## badicecream
module badicecream(input         Clk,                 
                             Reset,               
                             frame_clk,           
                input [10:0]   DrawX, DrawY ,    
				input [15:0]   keycode,				  
               	output logic is_BI	,			 
				output logic [10:0] BI_X, BI_Y,
				input logic up_wall, down_wall , left_wall, right_wall,
				output logic [10:0] BI_X_Pos, BI_Y_Pos,
				output logic [5:0] BI_BlkX_Pos, BI_BlkY_Pos
              );
Settings: LEC_CHECK=0, ABC_AREA=1, CAP_MARGIN=10, CORE_MARGIN=2, CORE_UTILIZATION=50, CTS_CLUSTER_DIAMETER=254, CTS_CLUSTER_SIZE=100, MAX_ROUTING_LAYER=met5, PLACE_DENSITY_LB_ADDON=0.05, SLEW_MARGIN=20, TNS_END_PERCENT=15; clock period 9.0 ns.
run.sh (not shown) runs the stock make flow with config.mk's settings and CLKGATE_MAP_FILE=.
Edit:
- ABC_AREA: 1 -> not set
- CAP_MARGIN: 10 -> 20
- CORE_UTILIZATION: 50 -> 46
- CTS_CLUSTER_DIAMETER: 254 -> 25
- CTS_CLUSTER_SIZE: 100 -> 16
Register-to-register slack is worse by 0.31 ns; via count drops by 13%; count of clock-buffer cells in the layout climbs by 2; combinational power climbs by about 10%; sequential share of layout area climbs by 0.74 points; global-route usage drops by 2.5 points.
Edit:
- CORE_UTILIZATION: 46 -> 68
- CTS_CLUSTER_DIAMETER: 25 -> 116
- CTS_CLUSTER_SIZE: 16 -> 33
- PLACE_DENSITY: not set -> 0.67
- PLACE_DENSITY_LB_ADDON: 0.05 -> not set
Effect: Synthesized area stays the same; core utilization rose by 27 points; worst hold slack is better by 0.0085 ns; global-route usage rose by 12 points; register-to-register slack is worse by 0.11 ns.
Edit:
- CORE_ASPECT_RATIO: not set -> 1.05
- CORE_UTILIZATION: 68 -> 63
- CTS_CLUSTER_SIZE: 33 -> not set
- PLACE_DENSITY: 0.67 -> not set
- clock period: 9.0 -> 5.39 ns (I/O delays scaled with it)
This time the run finished but fails on setup timing; die area came out higher by 7.6%; first-iteration DRC count is higher to 3.7 times its value; total power climbs by 100%; via count rose by 34%; hold slack improves by 0.018 ns; worst setup slack degrades by 1.6 ns; critical path depth increases by 6; count of clock-buffer cells in the layout stays the same; wire length rises by 77%.

========
badicecream again, from the RTL that the note above started with.
export LEC_CHECK = 0
export CAP_MARGIN = 20
export CORE_MARGIN = 2
export CORE_UTILIZATION = 63
export CTS_CLUSTER_SIZE = 10
export SLEW_MARGIN = 40
create_clock -name core_clock -period 11.9 [get_ports {Clk}]
Then changed:
CORE_UTILIZATION = 40   (was 63)
CTS_CLUSTER_SIZE = unset   (was 10)
SETUP_SLACK_MARGIN = 0.2   (was unset)
SLEW_MARGIN = 20   (was 40)
clock period = 8.0 ns   (was 11.9 ns; I/O delays follow)
Setup slack loses 1100 ps.
Sequential power increases by well over a third.
Design area increases by roughly a tenth.
Synthesized area does not change.
Wire length increases by a little under a tenth.
Count of clock-buffer cells in the layout increases by 2.
Then changed:
ABC_AREA = 1   (was unset)
CORE_MARGIN = 4   (was 2)
CORE_UTILIZATION = 56   (was 40)
CTS_CLUSTER_DIAMETER = 253   (was unset)
CTS_CLUSTER_SIZE = 99   (was unset)
SETUP_SLACK_MARGIN = 1.46   (was 0.2)
TNS_END_PERCENT = 10   (was unset)
The changed run ran to the end with no violations.
Worst setup slack gains 650 ps.
Total power came out lower by a little under a tenth.
Via count went up by about a fifth.
Maximum frequency increases by roughly a tenth.
Then changed:
CORE_MARGIN = 2   (was 4)
CORE_UTILIZATION = 40   (was 56)
CTS_CLUSTER_DIAMETER = unset   (was 253)
CTS_CLUSTER_SIZE = unset   (was 99)
GPL_ROUTABILITY_DRIVEN = 0   (was unset)
SETUP_SLACK_MARGIN = 0.2   (was 1.46)
SLEW_MARGIN = 30   (was 20)
TNS_END_PERCENT = unset   (was 10)
Count of clock-buffer cells in the layout went up by 2.
Worst setup slack is worse by 470 ps.
Cell area went down by a few percent.
Clock power went up slightly.
Wire length went down by about a fifth.
Power is estimated from default activity; no workload was simulated.
